==> flow/design.v (excerpt) <==
module cordic #(
    parameter data_width = 16,
    parameter iterations = 15
    )(
    input clk,
    input reset_n,
    input logic signed [data_width-1:0] angle,
    input logic signed [data_width-1:0] x_i,
    input logic signed [data_width-1:0] y_i,
    output logic signed [data_width-1:0] cos,
    output logic signed [data_width-1:0] sin,
    input valid_in,
    output logic valid_out
    );
Settings: LEC_CHECK=0, CAP_MARGIN=20, CELL_PAD_IN_SITES_GLOBAL_PLACEMENT=3, CORE_ASPECT_RATIO=0.85, CORE_MARGIN=2, CORE_UTILIZATION=54, CTS_CLUSTER_DIAMETER=198, GPL_TIMING_DRIVEN=1, HOLD_SLACK_MARGIN=0.06, MAX_ROUTING_LAYER=met5, MIN_ROUTING_LAYER=met2, PLACE_DENSITY=0.78, SETUP_SLACK_MARGIN=0.59, SLEW_MARGIN=15, TNS_END_PERCENT=85; clock period 2.45 ns.
run.sh (not shown) runs the stock make flow with config.mk's settings and CLKGATE_MAP_FILE=.
The baseline stopped in global placement without I/O.
Edit:
Settings changed: PLACE_DENSITY 0.78 to not set, PLACE_DENSITY_LB_ADDON set to 0.08, SETUP_SLACK_MARGIN 0.59 to -0.19.
What happened:
- The changed run died in global placement without I/O
- die area is unchanged
- synthesized area is unchanged
- synthesized cell count stays the same
Edit:
Settings changed: CELL_PAD_IN_SITES_GLOBAL_PLACEMENT 3 to 0, CORE_ASPECT_RATIO 0.85 to not set, CORE_UTILIZATION 54 to 66, CTS_CLUSTER_DIAMETER 198 to 44, HOLD_SLACK_MARGIN 0.06 to -0.04, MIN_ROUTING_LAYER met2 to not set, PLACE_DENSITY_LB_ADDON 0.08 to not set, SLEW_MARGIN 15 to 20, TNS_END_PERCENT 85 to 50.
Clock period 2.45 ns to 3.32 ns, I/O delays scaled along.
What happened:
- With this change the flow completed and failed the layout checks on negative setup slack
- area after synthesis does not change
- die area shrinks by 18%
- synthesized cell count does not change
Edit:
Settings changed: CELL_PAD_IN_SITES_GLOBAL_PLACEMENT 0 to not set, CORE_UTILIZATION 66 to 72, CTS_CLUSTER_DIAMETER 44 to not set, GPL_TIMING_DRIVEN 1 to not set, HOLD_SLACK_MARGIN -0.04 to not set, MAX_ROUTING_LAYER met5 to not set, SETUP_SLACK_MARGIN -0.19 to 0.92, TNS_END_PERCENT 50 to not set.
Clock period 3.32 ns to 3.09 ns, I/O delays scaled along.
What happened: This time the run aborted during global routing. Synthesized cell count stays the same. Die size went down by 8.2%. Area after synthesis does not change.

## P
cordic again, from the RTL that the note above started with.
clock: 2.31 ns
lec_check: 0
cap_margin: 20
cell_pad_in_sites_global_placement: 2
core_aspect_ratio: 1.32
core_margin: 2
core_utilization: 40
cts_cluster_size: 89
gpl_routability_driven: 0
max_routing_layer: met5
min_routing_layer: met2
place_density: 0.45
setup_slack_margin: -0.12
slew_margin: 0
tns_end_percent: 10
Layout checks on P: not met. Flow itself completed; violations: DRC, setup timing.
## Diff of input files: Q against P
- GPL_ROUTABILITY_DRIVEN no longer set, was 0
- PLACE_DENSITY_LB_ADDON now 0.01, previously not set
- CORE_ASPECT_RATIO no longer set, was 1.32
- SETUP_SLACK_MARGIN no longer set, was -0.12
- MIN_ROUTING_LAYER no longer set, was met2
- PLACE_DENSITY no longer set, was 0.45
- CTS_CLUSTER_SIZE no longer set, was 89
- MAX_ROUTING_LAYER no longer set, was met5
- CELL_PAD_IN_SITES_GLOBAL_PLACEMENT no longer set, was 2
- SLEW_MARGIN now 20, was 0
- TNS_END_PERCENT no longer set, was 10
- CORE_UTILIZATION now 71, was 40
- the clock period (ns, I/O delays scaled along) now 2.75, was 2.31
==> comparison <==
- Q | ERROR | clock tree synthesis
- Compared with P, Q shows total number of placement rows lower by 57.
- Reported for P and Q, share of async-settable or async-resettable flops after synthesis turned out identical to the last digit.
- Where placed wire-length estimate after detailed placement is concerned, P is outperformed by Q.
- Changes observed in Q relative to P: average cell area after synthesis now sits at about the same level; overall die width has decreased; floorplan core area decreased by about 44% relative to the old numbers; post-synthesis adder-cell area fraction has remained practically unchanged.
- Diff Q..P | post-synth tally of flip-flops with integrated enable | unchanged
- Diff P..Q | area after synthesis | unchanged
- Instance area after placement: Q < P
- P has a higher number of placed instances, taps included than Q.
Input changes introduced in R (baseline for comparison: Q):
- changing CORE_UTILIZATION from 71 to 66
- removing PLACE_DENSITY_LB_ADDON (formerly 0.01)
- changing the clock period (ns, I/O delays scaled along) from 2.75 to 3.09
Notes after the runs:
From R to Q, yosys cell count did not move at all.
R: all stages done; final checks FAILED (setup timing).
Going from Q to R, instance area after placement shrank by a few percent.
Delta (R minus Q): number of placed instances, taps included decreased by 465 relative to the old numbers, post-synthesis async set-or-reset flop share closely matched the old numbers.
The run showing the greater vertical die size is R.
Compared with Q, in R horizontal extent of the die grew by 3.7%; overall die area saw an increase; placement-stage worst setup slack rose 0.19 ns; effective utilization at floorplan lost 5.0 points.
The placeable core region in R was higher than what Q gave.
Input-level comparison between S and R:
- CORE_UTILIZATION: 66 -> 58
- the clock period (ns, I/O delays scaled along): 3.09 -> 3.8
Findings:
The flow did not stop early for S: all stages ran, and the layout cleared the timing, design-rule and antenna checks.
S against R: post-detailed-placement half-perimeter wirelength went down 7.4%, area taken by multi-input logic gates went down, hold slack dropped 0.24 ns.
Compared S vs R, and worst path required time is up in S.
On routed wire length: S sits below R.
In the flow results for R and S, the slack of the critical path is smaller on R.
Of R and S, the higher finished layout cell area belongs to R.
Taking R over S, the standard-cell row count ratio works out to 0.941.
Summary of S over R: first-pass GRT wire length down 9.0%, per-cell via count in the routed design down 4.4%.
For T, these inputs were changed with respect to S:
- an added CTS_CLUSTER_DIAMETER of 215
- an added SETUP_SLACK_MARGIN of -0.25
- a change of CORE_UTILIZATION from 58 to 71
- a change of the clock period (ns, I/O delays scaled along) from 3.8 to 2.82
T did not make it past global routing, where a tool error ended it. In T the post-CTS setup repair buffer count turned out 75 higher than in S. Of T and S, it is T that has the lower placement row count. Area of the core region: T vs S down about 18%. When the final numbers for T and S were put side by side, the die size turned out to be greater in S.

== alpha ==
cordic again, from the RTL that the note above started with.
Settings: LEC_CHECK=0, ABC_AREA=1, CAP_MARGIN=20, CELL_PAD_IN_SITES_GLOBAL_PLACEMENT=3, CORE_ASPECT_RATIO=0.85, CORE_MARGIN=2, CORE_UTILIZATION=54, CTS_CLUSTER_DIAMETER=198, GPL_TIMING_DRIVEN=1, HOLD_SLACK_MARGIN=0.06, MAX_ROUTING_LAYER=met4, MIN_ROUTING_LAYER=met2, PLACE_DENSITY=0.78, SETUP_SLACK_MARGIN=0.59, SLEW_MARGIN=15, TNS_END_PERCENT=85; clock period 2.45 ns.
Tool error GPL-0301 stopped alpha during 3_1_place_gp_skip_io; no final results.
For beta, these inputs were changed with respect to alpha:
- SLEW_MARGIN now 20, was 15
- TNS_END_PERCENT no longer set, was 85
- GPL_TIMING_DRIVEN no longer set, was 1
- CELL_PAD_IN_SITES_GLOBAL_PLACEMENT no longer set, was 3
- PLACE_DENSITY no longer set, was 0.78
- CTS_CLUSTER_DIAMETER now 369, was 198
- CORE_MARGIN now 7, was 2
- SETUP_SLACK_MARGIN no longer set, was 0.59
- CORE_ASPECT_RATIO no longer set, was 0.85
- MIN_ROUTING_LAYER no longer set, was met2
- HOLD_SLACK_MARGIN no longer set, was 0.06
- CORE_UTILIZATION now 40, was 54
- the clock period (ns, I/O delays scaled along) now 4.0, was 2.45
Findings:
- beta reached the end of the flow, and the finished layout is clean on the timing, design-rule and antenna checks.
- beta reports a higher horizontal die size than alpha does.
- Summary of beta over alpha: number of core rows +30; number of synthesized flops with an enable pin flat.
- Summary of beta over alpha: cell total in the yosys stat output barely changed; core area grew by about 35%; die size now sits higher; net count entering floorplan flat.
diff inputs: beta => gamma
- a change of CTS_CLUSTER_DIAMETER from 369 to 59
- a change of CORE_UTILIZATION from 40 to 72
- a change of CORE_MARGIN from 7 to 2
- a deleted ABC_AREA that had been 1
- a change of the clock period (ns, I/O delays scaled along) from 4.0 to 3.09
==> comparison <==
gamma is listed as incomplete: the tool reported an error in 5_1_grt and the run ended there. In gamma, the parity-gate share of the synthesized area counting xor and xnor cells came out 4.5 points above the value in beta. Compared to beta, gamma has area fraction in and, or, nand and nor cells 17 points lower. | placed instance count | higher: beta |.
The inputs of delta differ from those of gamma as listed below.
- CTS_CLUSTER_DIAMETER removed (was 59)
- CORE_UTILIZATION changed from 72 to 40
- GPL_ROUTABILITY_DRIVEN newly set to 0
- the clock period (ns, I/O delays scaled along) changed from 3.09 to 4.0
### Flow results
Compared with gamma, delta shows post-cts hold-fix buffer tally lower by 1.
Die footprint delta for delta relative to gamma: 79% higher
Worst setup slack before clock tree synthesis, gamma and delta: larger value in delta
Of gamma and delta, the higher instance area after placement belongs to gamma.
Relative to gamma, number of cells upsized or downsized after cts has decreased by 386 in delta.
Post-synthesis average cell area: gamma vs delta identical
The flow did not stop early for delta: all stages ran, and the layout cleared the timing, design-rule and antenna checks.
As of delta, half-perimeter wire length after placement had fallen by more than 10% compared to gamma.
diff inputs: delta => epsilon
- a deleted MAX_ROUTING_LAYER that had been met4
- a change of CORE_UTILIZATION from 40 to 71
- a deleted GPL_ROUTABILITY_DRIVEN that had been 0
- an added CTS_CLUSTER_SIZE of 14
- a change of the clock period (ns, I/O delays scaled along) from 4.0 to 2.58
==> comparison <==
Status(epsilon) = ERROR, stage = 4_1_cts
Starting density of the core in epsilon vs delta: up 31 points
Against delta, post-placement cell count in epsilon rose by a few percent.
epsilon reports a lower core region area than delta does.
epsilon against delta: synthesized cell count held steady; HPWL after detailed placement now sits higher; site row count down 25%; proportion of register bits with asynchronous set or reset after synthesis closely matched the old numbers.

## run A
cordic again, from the RTL that the note above started with.
Design cordic, start of the top module:
module cordic #(
    parameter data_width = 16,
    parameter iterations = 15
    )(
    input clk,
    input reset_n,
    input logic signed [data_width-1:0] angle,
    input logic signed [data_width-1:0] x_i,
    input logic signed [data_width-1:0] y_i,
    output logic signed [data_width-1:0] cos,
    output logic signed [data_width-1:0] sin,
    input valid_in,
    output logic valid_out
    );
==> flow/config.mk <==
export PLATFORM = sky130hd
export DESIGN_NAME = cordic
export DESIGN_NICKNAME = cordic
export VERILOG_FILES = /design/flow/design.v
export SDC_FILE = /design/flow/constraint.sdc
export NUM_CORES = 4
export LEC_CHECK = 0
export ABC_AREA = 0
export CAP_MARGIN = 20
export CELL_PAD_IN_SITES_GLOBAL_PLACEMENT = 2
export CORE_MARGIN = 7
export CORE_UTILIZATION = 40
export CTS_CLUSTER_DIAMETER = 87
export GPL_ROUTABILITY_DRIVEN = 0
export HOLD_SLACK_MARGIN = 0.19
export MAX_ROUTING_LAYER = met4
export PLACE_DENSITY = 0.63
export SLEW_MARGIN = 30
==> flow/constraint.sdc <==
create_clock -name core_clock -period 2.9 [get_ports {clk}]
set_input_delay 0.5800 -clock core_clock [delete_from_list [all_inputs] [get_ports {clk}]]
set_output_delay 0.5800 -clock core_clock [all_outputs]
set_load 0.01 [all_outputs]
Run A: flow complete, layout not clean; failing: negative setup slack
What run B does differently from run A at the input level:
Settings: a deleted HOLD_SLACK_MARGIN that had been 0.19; a deleted CELL_PAD_IN_SITES_GLOBAL_PLACEMENT that had been 2; a deleted PLACE_DENSITY that had been 0.63; a deleted MAX_ROUTING_LAYER that had been met4; a deleted ABC_AREA that had been 0; a change of SLEW_MARGIN from 30 to 20; a change of CORE_MARGIN from 7 to 2; a deleted CTS_CLUSTER_DIAMETER that had been 87; a deleted GPL_ROUTABILITY_DRIVEN that had been 0; a change of the clock period (ns, I/O delays scaled along) from 2.9 to 3.8.
Results
Run B ran to completion and came out clean on the timing, design-rule and antenna checks. Count of cells along the worst register-to-register path, run A and run B: lower on run B. Instance count on the critical path: run A and run B compared, higher one is run A. [run B vs run A] HPWL after detailed placement: lower in run B. Between run A and run B, the flow reports die extent in x decreasing by a few percent. Summary of run B over run A: met3 routing resource usage after global routing decreased 0.62 points; sequential cell count closely matched the old numbers.
#### Input delta (run C over run B)
Settings: setting SETUP_SLACK_MARGIN to 0.9 for the first time; setting CTS_CLUSTER_DIAMETER to 28 for the first time; changing CORE_UTILIZATION from 40 to 70; changing the clock period (ns, I/O delays scaled along) from 3.8 to 3.09.
Results
- Run C failed in global routing (5_1_grt) with DPL-0038.
- Diff run B -> run C | routability congestion estimate | increase of about 6%
- Number of setup buffers added after CTS (run C over run B): increase, 242
- Run B and run C ended up with roughly the same yosys stat chip area.
- Post-cts hold buffer count, run B and run C, lower one = run B.
- The final reports for run C and run B show post-place setup slack lower in the former.
- Summary of the comparison: overall chip area is lower in run C, relative to run B.
- When run C is set beside run B, its post-DP HPWL turns out to be about 0.9% larger.
- From run B to run C, share of cell area taken by muxes after synthesis did not move at all.
- As far as post-synthesis cell count goes, run B and run C are indistinguishable; the numbers are identical.
- The total clock buffers created by CTS number comes out higher for run C vs run B.

run 1:
cordic again, from the RTL that the note above started with.
Design cordic, start of the top module:
module cordic #(
    parameter data_width = 16,
    parameter iterations = 15
    )(
    input clk,
    input reset_n,
    input logic signed [data_width-1:0] angle,
    input logic signed [data_width-1:0] x_i,
    input logic signed [data_width-1:0] y_i,
    output logic signed [data_width-1:0] cos,
    output logic signed [data_width-1:0] sin,
    input valid_in,
    output logic valid_out
    );
    logic signed [data_width-1:0] atan_table [0:iterations-1];
    assign atan_table[0]  = 'd12867;   
    assign atan_table[1]  = 'd7596;    
    assign atan_table[2]  = 'd4013;    
    assign atan_table[3]  = 'd2037;    
    assign atan_table[4]  = 'd1021;    
    assign atan_table[5]  = 'd511;     
    assign atan_table[6]  = 'd256;     
    assign atan_table[7]  = 'd128;     
    assign atan_table[8]  = 'd64;      
    assign atan_table[9]  = 'd32;      
    assign atan_table[10] = 'd16;      
    assign atan_table[11] = 'd8;       
    assign atan_table[12] = 'd4;       
    assign atan_table[13] = 'd2;       
    assign atan_table[14] = 'd1;       
    logic signed [data_width-1:0] x [0:iterations], y [0:iterations], z [0:iterations];
    logic [$clog2(iterations)-1:0] iteration;
    logic valid_pipe [0:iterations];
    always_ff @(posedge clk or negedge reset_n) begin
        if (!reset_n) begin
            x[0] <= 0;
            y[0] <= 0;
            z[0] <= 0;
            valid_pipe[0] <= 0;
        end else if (valid_in) begin
            case (angle[15:14])
                2'b00: begin
                    x[0] <= x_i;
                    y[0] <= y_i;
  ...
==> flow/config.mk <==
export PLATFORM = sky130hd
export DESIGN_NAME = cordic
export DESIGN_NICKNAME = cordic
export VERILOG_FILES = /design/flow/design.v
export SDC_FILE = /design/flow/constraint.sdc
export NUM_CORES = 4
export LEC_CHECK = 0
export CAP_MARGIN = 20
export CELL_PAD_IN_SITES_GLOBAL_PLACEMENT = 1
export CORE_MARGIN = 2
export CORE_UTILIZATION = 63
export CTS_CLUSTER_DIAMETER = 44
export GPL_TIMING_DRIVEN = 1
export HOLD_SLACK_MARGIN = -0.04
export MAX_ROUTING_LAYER = met4
export SLEW_MARGIN = 20
export TNS_END_PERCENT = 50
==> flow/constraint.sdc <==
create_clock -name core_clock -period 1.43 [get_ports {clk}]
set_input_delay 0.2860 -clock core_clock [delete_from_list [all_inputs] [get_ports {clk}]]
set_output_delay 0.2860 -clock core_clock [all_outputs]
set_load 0.01 [all_outputs]
Status(run 1) = ERROR, stage = global routing (5_1_grt)
Changes in run 2 relative to run 1:
- CORE_UTILIZATION changed from 63 to 70
- SETUP_SLACK_MARGIN newly set to -0.19
- CELL_PAD_IN_SITES_GLOBAL_PLACEMENT changed from 1 to 0
- CTS_CLUSTER_DIAMETER changed from 44 to 355
- the clock period (ns, I/O delays scaled along) changed from 1.43 to 3.04
## What came out
Run 1 never completed, since it errored out during global routing (5_1_grt). Ran to the end and failed final checks on negative setup slack: run 2. Going from run 1 to run 2, post-placement cell count shrank by more than 10%. Summary: with run 1 as the reference, sum of net half-perimeters after detailed placement in run 2 moved down by more than 10%. [compare] base=run 1 new=run 2: worst slack at placement rose by 1.52 ns, horizontal die dimension fell by 5.1%.
[inputs] run 3 vs run 2
- changing SLEW_MARGIN from 20 to 15
- changing CORE_UTILIZATION from 70 to 31
- changing CELL_PAD_IN_SITES_GLOBAL_PLACEMENT from 0 to 3
- changing CTS_CLUSTER_DIAMETER from 355 to 44
- changing the clock period (ns, I/O delays scaled along) from 3.04 to 2.45
[summary]
Although run 3 finished all stages, its layout failed final checks on negative setup slack. Row post-place setup slack: run 3 lower / run 2 higher. Sequential fraction of total cell area: run 3 and run 2 compared, lower one is run 3. On cell count: between run 3 and run 2, it ends up lower for run 2. Of run 3 and run 2, the lower area overhead of the layout relative to synthesis belongs to run 2. Between run 3 and run 2, it is run 3 whose minimum clock period is lower, by 0.12 ns. Looking at headroom to the max-slew limit across both flows, run 3 is the stronger of the two, with run 2 trailing. | setup slack | lower: run 3 |. Taking run 3 over run 2, the number of clock buffers inserted by TritonCTS ratio works out to 1.9.
